// top
module top(
    input logic clk,         
    input logic rst,         
    output logic RGB_R,      
    output logic RGB_G,      
    output logic RGB_B       
);
Settings: LEC_CHECK=0, ABC_AREA=1, CAP_MARGIN=20, CORE_MARGIN=2, CORE_UTILIZATION=72, CTS_CLUSTER_DIAMETER=97, CTS_CLUSTER_SIZE=81, HOLD_SLACK_MARGIN=0.29, PLACE_DENSITY_LB_ADDON=0.28, SLEW_MARGIN=35; clock period 10.4 ns.
run.sh (not shown) runs the stock make flow with config.mk's settings and CLKGATE_MAP_FILE=.
The starting point finished but failed the layout checks on setup timing.
Next try:
--- a/flow/config.mk
+++ b/flow/config.mk
@@ -10,7 +10,5 @@
 export CORE_MARGIN = 2
 export CORE_UTILIZATION = 72
-export CTS_CLUSTER_DIAMETER = 97
-export CTS_CLUSTER_SIZE = 81
-export HOLD_SLACK_MARGIN = 0.29
-export PLACE_DENSITY_LB_ADDON = 0.28
-export SLEW_MARGIN = 35
+export CTS_CLUSTER_DIAMETER = 398
+export PLACE_DENSITY = 0.35
+export SLEW_MARGIN = 20
==> flow/constraint.sdc (replaced) <==
create_clock -name core_clock -period 5.07 [get_ports {clk}]
set_input_delay 1.0140 -clock core_clock [delete_from_list [all_inputs] [get_ports {clk}]]
set_output_delay 1.0140 -clock core_clock [all_outputs]
set_load 0.01 [all_outputs]
- This time the run died in clock tree synthesis (4_1_cts), error DPL-0033
- die size does not change
- synthesized cell count stays the same
- area after synthesis stays the same

---

Starting RTL as in the previous note.
Settings: LEC_CHECK=0, ABC_AREA=1, CAP_MARGIN=20, CORE_MARGIN=5, CORE_UTILIZATION=40, CTS_CLUSTER_SIZE=29, HOLD_SLACK_MARGIN=0.2, MIN_ROUTING_LAYER=met2, PLACE_DENSITY=0.66, SLEW_MARGIN=20; clock period 14.0 ns.
Then changed:
ABC_AREA = default   (was 1)
CORE_MARGIN = 2   (was 5)
CTS_CLUSTER_SIZE = default   (was 29)
HOLD_SLACK_MARGIN = default   (was 0.2)
MIN_ROUTING_LAYER = default   (was met2)
PLACE_DENSITY = default   (was 0.66)
clock period = 13.3 ns   (was 14.0 ns; I/O delays follow)
Result:
- The new run ran to the end with no violations
- power rises by 0.50%
- worst hold slack stays flat
- non-clock buffer count climbs by 34
- sequential power is higher by about 5%
- critical path depth fell by 32
- final cell count shrinks by 8.6%
- setup slack got worse by 0.92 ns
- wire length increases by 5.6%
- via count went down by about 30%
- synthesized area rises by about 0.65%
- sequential share of layout area is lower by 0.14 points
Then changed:
CORE_UTILIZATION = 72   (was 40)
PLACE_DENSITY_LB_ADDON = 0.0   (was default)
clock period = 11.0 ns   (was 13.3 ns; I/O delays follow)
The changed run ran to the end with violations: setup timing.
Wire length climbs by about 10%.
Area after synthesis does not change.
Worst hold slack gets better by 0.014 ns.
Sequential share of layout area falls by 0.63 points.
Final area goes up by about 10%.
Setup slack gets worse by 0.98 ns.
Clock-buffer cell count goes down by 1.
Power rises by about 26%.
Then changed:
ABC_AREA = 1   (was default)
CORE_UTILIZATION = 57   (was 72)
PLACE_DENSITY_LB_ADDON = default   (was 0.0)
clock period = 9.65 ns   (was 11.0 ns; I/O delays follow)
=> The changed run completed and failed the layout checks on setup timing; sequential power grows by 13%; routed wire length hardly moves; maximum frequency is higher by 8.4%; global-route usage goes down by 7.2 points; via count is higher by about 1.4%; clock power increases by 19%; first-iteration DRC count went down by about 33%.
Then changed:
CORE_UTILIZATION = 72   (was 57)
CTS_CLUSTER_SIZE = 81   (was default)
PLACE_DENSITY_LB_ADDON = 0.23   (was default)
clock period = 14.0 ns   (was 9.65 ns; I/O delays follow)
The changed run completed with no timing, DRC or antenna violations.
Worst hold slack improved by 0.0078 ns.
Global-route usage climbs by 4.4 points.
Power went down by 31%.
Worst setup slack improved by 2.2 ns.
Synthesized cell count does not change.
Via count went down by about 10%.
Clock-buffer cell count decreases by 1.
Sequential cell count stays the same.
Cell count goes down by 15%.
Critical path depth fell by 17.
Register-to-register slack gets better by 2.2 ns.
Then changed:
ABC_AREA = default   (was 1)
CORE_UTILIZATION = 40   (was 72)
CTS_CLUSTER_DIAMETER = 165   (was default)
CTS_CLUSTER_SIZE = 91   (was 81)
PLACE_DENSITY_LB_ADDON = default   (was 0.23)
TNS_END_PERCENT = 15   (was default)
The changed run passed the timing, DRC and antenna checks; cell area rises by a few percent; power falls by a little under a tenth; first-iteration DRC count falls by about a fifth; synthesized area rises slightly; worst setup slack degrades by 0.51 ns; core utilization falls by 33 points; non-clock buffer count rises by 20; final cell count falls slightly; clock power falls by about a fifth; wire length rises by a few percent.

---

The RTL this note starts from:
==> flow/design.v <==
module top(
    input logic clk,         
    input logic rst,         
    output logic RGB_R,      
    output logic RGB_G,      
    output logic RGB_B       
);
    localparam CLK_FREQ = 12_000_000;  
    localparam PWM_RESOLUTION = 8;   
    localparam PWM_MAX = (1 << PWM_RESOLUTION) - 1;   
    localparam PWM_CYCLES = 256;   
    localparam DEGREES_MAX = 360;
    localparam CYCLES_PER_DEGREE = CLK_FREQ / DEGREES_MAX;   
    typedef enum logic [1:0] {
        STATE_PWM_COUNT,
        STATE_DEGREE_COUNT,
        STATE_HSV_CALC,
        STATE_PWM_OUTPUT
    } state_t;
    logic [PWM_RESOLUTION-1:0] pwm_counter;
    logic [PWM_RESOLUTION-1:0] red_pwm_value, green_pwm_value, blue_pwm_value;
    logic [31:0] degree_counter;
    logic [8:0] current_degree;
    state_t current_state;
    state_t next_state;
    always_ff @(posedge clk) begin
        if (rst) current_state <= STATE_PWM_COUNT;
        else current_state <= next_state;
    end
    always_comb begin  
        case (current_state)
            STATE_PWM_COUNT: begin
                if (degree_counter == CYCLES_PER_DEGREE - 1) begin
                    next_state = STATE_DEGREE_COUNT;
                end else begin
                    next_state = STATE_PWM_COUNT;
                end
            end
            STATE_DEGREE_COUNT: begin
                next_state = STATE_HSV_CALC;
            end
            STATE_HSV_CALC: begin
                next_state = STATE_PWM_OUTPUT;
            end
            STATE_PWM_OUTPUT: begin
                next_state = STATE_PWM_COUNT;
            end
            default: begin
                next_state = STATE_PWM_COUNT;
            end
        endcase
    end
    always_ff @(posedge clk) begin
        if (rst) begin
            pwm_counter <= 0;
            degree_counter <= 0;
            current_degree <= 0;
            red_pwm_value <= 0;
            green_pwm_value <= 0;
            blue_pwm_value <= 0;
        end else
        case (current_state)
            STATE_PWM_COUNT: begin
                pwm_counter <= pwm_counter + 1;                
                if (degree_counter == CYCLES_PER_DEGREE - 1) begin
                    degree_counter <= 0;
                end else begin
                    degree_counter <= degree_counter + 1;
                end
            end
            STATE_DEGREE_COUNT: begin
                if (current_degree == DEGREES_MAX - 1) begin
                    current_degree <= 0;
                end else begin
                    current_degree <= current_degree + 1;
                end
            end
            STATE_HSV_CALC: begin
                if (current_degree < 60) begin
                    red_pwm_value <= PWM_MAX;
                end else if (current_degree < 120) begin
                    red_pwm_value <= PWM_MAX - ((current_degree - 60) * PWM_MAX / 60);
                end else if (current_degree < 240) begin
                    red_pwm_value <= 0;
                end else if (current_degree < 300) begin
                    red_pwm_value <= (current_degree - 240) * PWM_MAX / 60;
                end else begin
                    red_pwm_value <= PWM_MAX;
                end
                if (current_degree < 60) begin
                    green_pwm_value <= current_degree * PWM_MAX / 60;
                end else if (current_degree < 180) begin
                    green_pwm_value <= PWM_MAX;
                end else if (current_degree < 240) begin
                    green_pwm_value <= PWM_MAX - ((current_degree - 180) * PWM_MAX / 60);
                end else begin
                    green_pwm_value <= 0;
                end
                if (current_degree < 120) begin
                    blue_pwm_value <= 0;
                end else if (current_degree < 180) begin
                    blue_pwm_value <= (current_degree - 120) * PWM_MAX / 60;
                end else if (current_degree < 300) begin
                    blue_pwm_value <= PWM_MAX;
                end else begin
                    blue_pwm_value <= PWM_MAX - ((current_degree - 300) * PWM_MAX / 60);
                end
            end
            STATE_PWM_OUTPUT: begin
            end
        endcase
    end
    assign RGB_R = (pwm_counter > red_pwm_value) ? 1'b1 : 1'b0;
    assign RGB_G = (pwm_counter > green_pwm_value) ? 1'b1 : 1'b0;
    assign RGB_B = (pwm_counter > blue_pwm_value) ? 1'b1 : 1'b0;
endmodule
export LEC_CHECK = 0
export ABC_AREA = 1
export CAP_MARGIN = 0
export CELL_PAD_IN_SITES_DETAIL_PLACEMENT = 0
export CORE_ASPECT_RATIO = 0.5
export CORE_MARGIN = 2
export CORE_UTILIZATION = 59
export CTS_CLUSTER_DIAMETER = 188
export CTS_CLUSTER_SIZE = 91
export GPL_TIMING_DRIVEN = 0
export MAX_ROUTING_LAYER = met5
export MIN_ROUTING_LAYER = met1
export PLACE_DENSITY = 0.91
export SLEW_MARGIN = 0
export TNS_END_PERCENT = 10
create_clock -name core_clock -period 10.2 [get_ports {clk}]
The starting point finished but failed the layout checks on negative setup slack.
Rerun with:
Settings changed: ABC_AREA 1 to 0, CAP_MARGIN 0 to 40, CORE_ASPECT_RATIO 0.5 to 1.06, CORE_UTILIZATION 59 to 72, CTS_CLUSTER_DIAMETER 188 to unset, CTS_CLUSTER_SIZE 91 to unset, GPL_TIMING_DRIVEN 0 to unset, PLACE_DENSITY 0.91 to 0.37, SLEW_MARGIN 0 to 20, TNS_END_PERCENT 10 to unset.
Clock period 10.2 ns to 4.29 ns, I/O delays scaled along.
The new run failed in detailed placement (3_5_place_dp) with DPL-0033.
Die size shrinks by 17%.
Synthesized cell count came out lower by 12%.
Synthesized area grows by 0.65%.
Rerun with:
Settings changed: CORE_ASPECT_RATIO 1.06 to 0.5, CORE_UTILIZATION 72 to 59, CTS_CLUSTER_DIAMETER set to 282, CTS_CLUSTER_SIZE set to 91, PLACE_DENSITY 0.37 to 0.62, TNS_END_PERCENT set to 10.
Clock period 4.29 ns to 10.2 ns, I/O delays scaled along.
Effect: Now the flow finished but fails on negative setup slack. Synthesized area is unchanged. Die size rose by about a fifth. Synthesized cell count is unchanged.
Rerun with:
Settings changed: ABC_AREA 0 to 1, CAP_MARGIN 40 to 0, CTS_CLUSTER_DIAMETER 282 to 188, GPL_TIMING_DRIVEN set to 0, PLACE_DENSITY 0.62 to 0.35, SLEW_MARGIN 20 to 0.
The new run completed, yet does not pass: negative setup slack.
Die area drops slightly.
Worst setup slack improved by 0.43 ns.
Wire length drops by roughly a tenth.
Power drops by a few percent.
Non-clock buffer count drops by 409.
Via count drops by a little under a tenth.
Sequential cell count stays the same.
Register-to-register slack improved by 0.43 ns.
Cell count drops slightly.
Combinational power drops by about a fifth.
Rerun with:
Settings changed: ABC_AREA 1 to 0, CAP_MARGIN 0 to 40, CELL_PAD_IN_SITES_DETAIL_PLACEMENT 0 to 2, CORE_ASPECT_RATIO 0.5 to unset, CORE_UTILIZATION 59 to 26, CTS_CLUSTER_DIAMETER 188 to unset, CTS_CLUSTER_SIZE 91 to unset, GPL_ROUTABILITY_DRIVEN set to 0, GPL_TIMING_DRIVEN 0 to unset, MIN_ROUTING_LAYER met1 to met2, PLACE_DENSITY 0.35 to 0.62, SLEW_MARGIN 0 to 20, TNS_END_PERCENT 10 to unset.
Effect:
- This time the run never finished: it broke off in global routing (5_1_grt), error GRT-0116
- die size is higher by 120%
- area after synthesis is higher by 0.65%
- synthesized cell count is lower by 12%
Rerun with:
Settings changed: CELL_PAD_IN_SITES_DETAIL_PLACEMENT 2 to 0, CORE_UTILIZATION 26 to 72, GPL_ROUTABILITY_DRIVEN 0 to unset, MIN_ROUTING_LAYER met2 to met1, PLACE_DENSITY 0.62 to unset, PLACE_DENSITY_LB_ADDON set to 0.0.
Clock period 10.2 ns to 10.8 ns, I/O delays scaled along.
=> The changed run ran to the end with violations: negative setup slack; area after synthesis does not change; die area shrinks by 63%; synthesized cell count does not change.
Power is estimated from default activity; no workload was simulated.
